==> inputs of run a <==
==> flow/design.v <==
module router_fsm(input clock, resetn, pkt_valid, parity_done, soft_reset_0, soft_reset_1, soft_reset_2,
                        fifo_full, low_pkt_valid, fifo_empty_0, fifo_empty_1, fifo_empty_2,
                  input [1:0] data_in,
                  output busy, detect_add, ld_state, laf_state, full_state, write_enb_reg, rst_int_reg, lfd_state);
parameter Decode_Address = 3'b000, 
          Load_First_Data = 3'b001,
          Wait_Till_Empty = 3'b010,
          Load_Data = 3'b011,
          Check_Parity_Error = 3'b100,
          Load_Parity = 3'b101,
          Fifo_Full_State = 3'b110,
          Load_After_Full = 3'b111;
reg [2:0] state, next_state;
always @(posedge clock) begin
    if (!resetn) state <= Decode_Address;
    else if((soft_reset_0 && (data_in[1:0] == 0)) | (soft_reset_1 && (data_in[1:0] == 1)) | (soft_reset_2 && (data_in[1:0] == 2))) state <= Decode_Address;
    else state <= next_state; 
end
always @(*) begin
    case(state)
    Decode_Address : begin  
        if(pkt_valid & (data_in[1:0] == 0 & fifo_empty_0 | data_in[1:0] == 1 & fifo_empty_1 | data_in[1:0] == 2 & fifo_empty_2))
        begin
            next_state = Load_First_Data;
        end
        else if(pkt_valid & (data_in[1:0] == 0 & !fifo_empty_0 | data_in[1:0] == 1 & !fifo_empty_1 | data_in[1:0] == 2 & !fifo_empty_2))
        begin
            next_state = Wait_Till_Empty;
        end
        else next_state = Decode_Address;
    end
    Load_First_Data : next_state = Load_Data;  
    Wait_Till_Empty : begin  
        if( (fifo_empty_0 && (data_in[1:0] == 0)) || (fifo_empty_1 && (data_in[1:0] == 1)) || (fifo_empty_2 && (data_in[1:0] == 2)) ) begin
            next_state = Load_First_Data;
        end
        else next_state = Wait_Till_Empty;
    end
    Load_Data : begin  
        if(fifo_full) next_state = Fifo_Full_State;
        else if (!fifo_full & !pkt_valid) next_state = Load_Parity;
        else next_state = Load_Data;
    end
    Fifo_Full_State : begin  
        if(!fifo_full) next_state = Load_After_Full;
        else next_state = Fifo_Full_State;
    end
    Load_Parity : next_state = Check_Parity_Error;  
    Check_Parity_Error : begin  
        if(fifo_full) next_state= Fifo_Full_State;
        else next_state = Decode_Address;
    end
    Load_After_Full : begin  
        if (parity_done) next_state = Decode_Address;
        else if(low_pkt_valid) next_state = Load_Parity;
        else next_state = Load_Data;
    end
    endcase
end
assign detect_add = (state == Decode_Address);
assign lfd_state = (state == Load_First_Data);
assign busy = (state == Load_First_Data) || (state == Load_Parity) || (state == Fifo_Full_State) || (state == Load_After_Full) || (state == Wait_Till_Empty) || (state == Check_Parity_Error);
assign ld_state = (state == Load_Data)||(state == Load_Parity) ;
assign write_enb_reg = (state == Load_First_Data)|(state == Load_Data)||(state == Load_Parity);
assign full_state = (state == Fifo_Full_State);
assign laf_state = (state == Load_After_Full);  
assign rst_int_reg = (state == Check_Parity_Error);
endmodule
module router_reg(input clock, resetn, pkt_valid, fifo_full, rst_int_reg, detect_add, 
                        ld_state, laf_state, full_state, lfd_state, 
                  output reg parity_done, low_pkt_valid, err, 
                  input [7:0] data_in, output reg [7:0] dout);
reg [7:0] a,c,d,e;
reg [8:0] b [31:0];
reg [4:0] count_b,count_a ;
always@(posedge clock) begin
    if(!resetn) begin
        dout <= 8'd0;
        parity_done <= 1'b0;
        low_pkt_valid <= 1'b0;
        err <= 1'b0;
        count_b <= 0;
        count_a <= 0;
        c <= 8'd0;
        d <= 8'd0;
    end
    else begin
    parity_done <= ((ld_state & !fifo_full & !pkt_valid) | (laf_state & low_pkt_valid & !parity_done)) & !detect_add;
    low_pkt_valid <= (ld_state & !pkt_valid);
        if(pkt_valid) begin
            if(detect_add) begin
                dout <= data_in;
                c <= data_in;
            end
            else if(ld_state||lfd_state) begin
                if(full_state) begin
                    b[count_b] <= data_in;
                    count_b <= count_b + 1;
                end
                else if(!full_state) begin
                    if(laf_state) begin
                        dout <= b[count_a];
                        count_a <= count_a + 1;
                    end
                    else begin
                        c <= c^data_in;
                        dout <= data_in;
                    end
                end 
            end 
        end
        else begin
            d <= data_in;
            dout <= data_in;
        end
    end
err <= (c==d) ? 0 : 1 ;
end
endmodule
module router_sync(input detect_add, write_enb_reg, clock, resetn, 
                         read_enb_0, read_enb_1, read_enb_2,
                         empty_0, empty_1, empty_2, 
                         full_0, full_1, full_2, 
                   input [1:0] data_in,
                   output reg vld_out_0, vld_out_1, vld_out_2,
                   output reg soft_reset_0, soft_reset_1, soft_reset_2, 
                   output reg fifo_full,
                   output reg [2:0] write_enb);
reg [1:0] q;
reg [4:0] count0,count1,count2;
always@(posedge clock)begin
    if(detect_add) q <= data_in;
end
always@(*)begin
    vld_out_0 <= !empty_0;
    vld_out_1 <= !empty_1;
    vld_out_2 <= !empty_2;
    case(q)
    2'b00 : begin
            fifo_full = full_0;
            write_enb = {2'b00, write_enb_reg};
            end 
    2'b01 : begin
            fifo_full = full_1;
            write_enb = {1'b0, write_enb_reg,1'b0};
            end
    2'b10 : begin
            fifo_full = full_2;
            write_enb = {write_enb_reg, 2'b00};
            end
    default : begin
                fifo_full = 0;
                write_enb = 3'd0;
    end
    endcase
end
always@(posedge clock) begin
    if(!resetn)begin
        count0<=5'd0;
        count1<=5'd0;
        count2<=5'd0;
        soft_reset_0 <= 1'b0;
        soft_reset_1 <= 1'b0;
        soft_reset_2 <= 1'b0;
    end
    else begin
        soft_reset_0 <= 1'b0;
        soft_reset_1 <= 1'b0;
        soft_reset_2 <= 1'b0;
        if (vld_out_0 && !read_enb_0) begin
            if (count0 == 5'b11101) begin
                soft_reset_0 <= 1'b1;
                count0 <= 5'd0;
            end
            else count0 <= count0 + 1'b1;
        end
        else count0 <= 5'd0;
        if (vld_out_1 && !read_enb_1) begin
            if (count1 == 5'b11101) begin
                soft_reset_1 <= 1'b1;
                count1 <= 5'd0;
            end
            else count1 <= count1 + 1'b1;
        end
        else count1 <= 5'd0;
        if (vld_out_2 && !read_enb_2) begin
            if (count2 == 5'b11101) begin
                soft_reset_2 <= 1'b1;
                count2 <= 5'd0;
            end
            else count2 <= count2 + 1'b1;
        end
        else count2 <= 5'd0;
    end
end
endmodule
module router_fifo(input clock, resetn, write_enb, read_enb, soft_reset, lfd_state,
                   input [7:0] data_in, output full, empty, output [7:0] data_out);
reg [8:0] mem [0:15];
reg [3:0] rd_pointer, wr_pointer;
reg [8:0] packet_out;
wire [8:0]packet;
reg [6:0] length;
reg [4:0] status_count;
assign empty = (status_count == 0 ) ? 1'b1 : 1'b0 ;
assign full = (status_count == 5'd16) ? 1'b1 : 1'b0 ;
assign packet[7:0] = data_in[7:0];
assign packet[8] = lfd_state;
assign data_out = resetn ?  packet_out[7:0] : 8'd0;
always@(posedge clock) begin
    if(!resetn || soft_reset) status_count <= 5'd0;
    else if(full == 1'b0 && write_enb & empty == 1'b0 && read_enb) status_count <= status_count;
    else if (full == 1'b0 && write_enb) status_count <= status_count + 1'b1;
    else if(empty == 1'b0 && read_enb ) status_count <= status_count - 1'b1;
    else status_count <= status_count;
end
always@(posedge clock) begin
    if(!resetn || soft_reset) begin  
        wr_pointer <= 4'd0;
    end
    else if(full == 1'b0 && write_enb) begin  
            mem[wr_pointer[3:0]] <= packet;
            wr_pointer <= wr_pointer + 1'b1;
    end
end
always@(posedge clock) begin
    if(!resetn || soft_reset) begin  
        rd_pointer <= 4'd0;
        packet_out <= 9'd0;
    end
    else begin 
        if(empty == 1'b0 && read_enb ) begin  
                packet_out <= mem[rd_pointer[3:0]];
                rd_pointer <= rd_pointer + 1'b1;
        end
        if (length == 0 && (empty || !mem[rd_pointer[3:0]][8])) packet_out <= 9'd0;
    end
end
always@(posedge clock)begin
    if (!resetn || soft_reset) begin
        length <= 0;
    end
    else if(empty == 1'b0 && read_enb ) begin
        if(mem[rd_pointer[3:0]][8])begin
                length <= mem[rd_pointer[3:0]][7:2] + 1'b1;
        end
        else if (length != 0)  begin
                length <= length - 1'b1;
        end
    end
end
endmodule
module router_top(input clock, resetn, read_enb_0, read_enb_1, read_enb_2, pkt_valid,
                  input [7:0] data_in, output [7:0] data_out_0, data_out_1, data_out_2,
                  output valid_out_0, valid_out_1, valid_out_2, error, busy);
wire parity_done,detect_add;
wire ld_state, laf_state, full_state, write_enb_reg, rst_int_reg, lfd_state;
wire [2:0] fifo_empty, full,w_enb, write_enb, soft_reset_temp;
wire fifo_full,low_pkt_valid,soft_reset_0,soft_reset_1,soft_reset_2;
wire [7:0] dout;
wire read_enb_temp[2:0];
wire [7:0] data_out_temp[2:0];
assign soft_reset_temp[0] = soft_reset_0;
assign soft_reset_temp[1] = soft_reset_1;
assign soft_reset_temp[2] = soft_reset_2;
assign read_enb_temp[0] = read_enb_0;
assign read_enb_temp[1] = read_enb_1;
assign read_enb_temp[2] = read_enb_2;
assign data_out_0 = data_out_temp[0];
assign data_out_1 = data_out_temp[1];
assign data_out_2 = data_out_temp[2];
router_fsm dut1(.clock(clock),
                .resetn(resetn),
                .pkt_valid(pkt_valid),
                .parity_done(parity_done),
                .soft_reset_0(soft_reset_0),
                .soft_reset_1(soft_reset_1),
                .soft_reset_2(soft_reset_2),
                .fifo_full(fifo_full),
                .low_pkt_valid(low_pkt_valid),
                .fifo_empty_0(fifo_empty[0]),
                .fifo_empty_1(fifo_empty[1]),
                .fifo_empty_2(fifo_empty[2]),
                .data_in(data_in[1:0]),
                .busy(busy),
                .detect_add(detect_add),
                .ld_state(ld_state),
                .laf_state(laf_state),
                .full_state(full_state),
                .write_enb_reg(write_enb_reg),
                .rst_int_reg(rst_int_reg),
                .lfd_state(lfd_state));
router_reg dut2(.clock(clock),
                .resetn(resetn),
                .pkt_valid(pkt_valid),
                .fifo_full(fifo_full),
                .detect_add(detect_add),
                .ld_state(ld_state),
                .laf_state(laf_state),
                .full_state(full_state),
                .rst_int_reg(rst_int_reg),
                .lfd_state(lfd_state),
                .parity_done(parity_done),
                .low_pkt_valid(low_pkt_valid),
                .err(error),
                .data_in(data_in),
                .dout(dout));
router_sync dut3(.clock(clock),
                .resetn(resetn),
                .detect_add(detect_add),
                .read_enb_0(read_enb_0),
                .read_enb_1(read_enb_1),
                .read_enb_2(read_enb_2),
                .write_enb_reg(write_enb_reg),
                .empty_0(fifo_empty[0]),
                .empty_1(fifo_empty[1]),
                .empty_2(fifo_empty[2]),
                .full_0(full[0]),
                .full_1(full[1]),
                .full_2(full[2]),
                .data_in(data_in[1:0]),
                .vld_out_0(valid_out_0),
                .vld_out_1(valid_out_1),
                .vld_out_2(valid_out_2),
                .soft_reset_0(soft_reset_0),
                .soft_reset_1(soft_reset_1),
                .soft_reset_2(soft_reset_2),
                .fifo_full(fifo_full),
                .write_enb(w_enb));
genvar x;
generate for (x= 0 ; x<3 ; x = x+1)
begin:fifo
	router_fifo f(.clock(clock),
                  .resetn(resetn), 
                  .soft_reset(soft_reset_temp[x]),
	              .lfd_state(lfd_state),
                  .write_enb(w_enb[x]),
                  .data_in(dout), 
                  .read_enb(read_enb_temp[x]),
	              .full(full[x]), 
                  .empty(fifo_empty[x]), 
                  .data_out(data_out_temp[x]));
end
endgenerate	
endmodule
==> flow/run.sh <==
#!/bin/bash
# the make line also repeats each setting of config.mk as NAME=value (left out here)
make -C /OpenROAD-flow-scripts/flow DESIGN_CONFIG=/design/flow/config.mk WORK_HOME=/design/flow/orfs CLKGATE_MAP_FILE= finish
==> flow/config.mk <==
export PLATFORM = sky130hd
export DESIGN_NAME = router_top
export DESIGN_NICKNAME = router_top
export VERILOG_FILES = /design/flow/design.v
export SDC_FILE = /design/flow/constraint.sdc
export NUM_CORES = 4
export LEC_CHECK = 0
export CAP_MARGIN = 20
export CELL_PAD_IN_SITES_DETAIL_PLACEMENT = 2
export CORE_ASPECT_RATIO = 1.35
export CORE_MARGIN = 2
export CORE_UTILIZATION = 72
export CTS_CLUSTER_SIZE = 21
export GPL_TIMING_DRIVEN = 0
export MAX_ROUTING_LAYER = met4
export MIN_ROUTING_LAYER = met2
export PLACE_DENSITY_LB_ADDON = 0.12
export SETUP_SLACK_MARGIN = -0.15
export SLEW_MARGIN = 20
==> flow/constraint.sdc <==
create_clock -name core_clock -period 5.75 [get_ports {clock}]
set_input_delay 1.1500 -clock core_clock [delete_from_list [all_inputs] [get_ports {clock}]]
set_output_delay 1.1500 -clock core_clock [all_outputs]
set_load 0.01 [all_outputs]
==> inputs of run b, as changes to run a <==
--- a/flow/config.mk
+++ b/flow/config.mk
@@ -11,9 +11,6 @@
 export CORE_MARGIN = 2
-export CORE_UTILIZATION = 72
-export CTS_CLUSTER_SIZE = 21
+export CORE_UTILIZATION = 40
+export CTS_CLUSTER_SIZE = 38
 export GPL_TIMING_DRIVEN = 0
 export MAX_ROUTING_LAYER = met4
-export MIN_ROUTING_LAYER = met2
-export PLACE_DENSITY_LB_ADDON = 0.12
-export SETUP_SLACK_MARGIN = -0.15
 export SLEW_MARGIN = 20
==> flow/constraint.sdc (replaced) <==
create_clock -name core_clock -period 5.0 [get_ports {clock}]
set_input_delay 1.0000 -clock core_clock [delete_from_list [all_inputs] [get_ports {clock}]]
set_output_delay 1.0000 -clock core_clock [all_outputs]
set_load 0.01 [all_outputs]
==> inputs of run c, as changes to run a <==
==> flow/config.mk (replaced) <==
export PLATFORM = sky130hd
export DESIGN_NAME = router_top
export DESIGN_NICKNAME = router_top
export VERILOG_FILES = /design/flow/design.v
export SDC_FILE = /design/flow/constraint.sdc
export NUM_CORES = 4
export LEC_CHECK = 0
export ABC_AREA = 0
export CAP_MARGIN = 20
export CORE_MARGIN = 2
export CORE_UTILIZATION = 68
export CTS_CLUSTER_DIAMETER = 378
export GPL_TIMING_DRIVEN = 1
export HOLD_SLACK_MARGIN = 0.19
export MAX_ROUTING_LAYER = met4
export MIN_ROUTING_LAYER = met1
export PLACE_DENSITY_LB_ADDON = 0.12
export SETUP_SLACK_MARGIN = 0.25
export SLEW_MARGIN = 20
export TNS_END_PERCENT = 5
==> flow/constraint.sdc (replaced) <==
create_clock -name core_clock -period 2.35 [get_ports {clock}]
set_input_delay 0.4700 -clock core_clock [delete_from_list [all_inputs] [get_ports {clock}]]
set_output_delay 0.4700 -clock core_clock [all_outputs]
set_load 0.01 [all_outputs]
==> summary of the runs <==
Run b finished clean. Run c finished but failed the layout checks on setup timing. Run a aborted during 3_5_place_dp. Against run c, the wire length of run b is higher by about 20%. Against run c, the utilization of run b is lower by 37 points. In run b the critical path depth is lower than in run c, by 5. Synthesized cell count is the same in run a and run c. In run c the sequential power is larger than in run b, by about 110%. Of run c and run b, run b has the higher setup slack (gap 0.37 ns). Between run b and run c, the lower clock power is in run b (gap about 47%, measured against run c). Between run c and run b, the lower cell count is in run c (gap about 7%, measured against run b). Between run b and run c, the lower first-iteration DRC count is in run b (gap about 33%, measured against run c).
==> figures <==
| quantity | run b | run c | run a |
|---|---|---|---|
| Weighted congestion at the end of routability-driven global placement | 0.810 | 0.890 | 0.973 |
| Number of H-tree levels | 3 | 3 | - |
| Global routing met1 resource utilization | 0.280 | 0.460 | - |
| Worst flop-to-flop path endpoint | fifo[0].f.status_count[4]$_SDFFE_PP0P_ | fifo[1].f.status_count[4]$_SDFFE_PP0P_ | - |
| Biggest power consumer among the groups | registers | registers | - |
| Finished Cell Area | 0.0395 mm² | 0.0419 mm² | - |
| Worst Hold Path EP | fifo[1].f.packet_out[2]$_SDFFE_PP0P_ | fifo[1].f.packet_out[0]$_SDFFE_PP0P_ | - |
| Clock buffers and inverters, area share | 0.0759 | 0.0638 | - |
| Number of inserted filler cells in the final layout | 7,860 | 2,207 | - |
| Min Hold Slack | 0.457 ns | 0.461 ns | - |
| Post-Place Cells | 3,237 | 2,959 | - |
| Half-perimeter wire length after detailed placement | 68.4 mm | 51.4 mm | - |
| Result of the run | timing/DRC/antenna clean | complete, but fails checks | did not finish |
| Last stage reached | - | - | 3_5_place_dp |
| Violated checks | - | setup timing | - |
| Average wire length per cell after detail routing | 31.5 µm | 28.3 µm | - |
| Net switching component of the power | 0.00575 W | 0.0120 W | - |
| Logic share of the area | 0.250 | 0.252 | - |
| Multi-input gate area in the final layout | 0.00986 mm² | 0.0106 mm² | - |
| Clock tree from TritonCTS | done | done | - |
| Required time of the critical path | 5.28 ns | 2.88 ns | - |
Power is estimated from default activity; no workload was simulated.
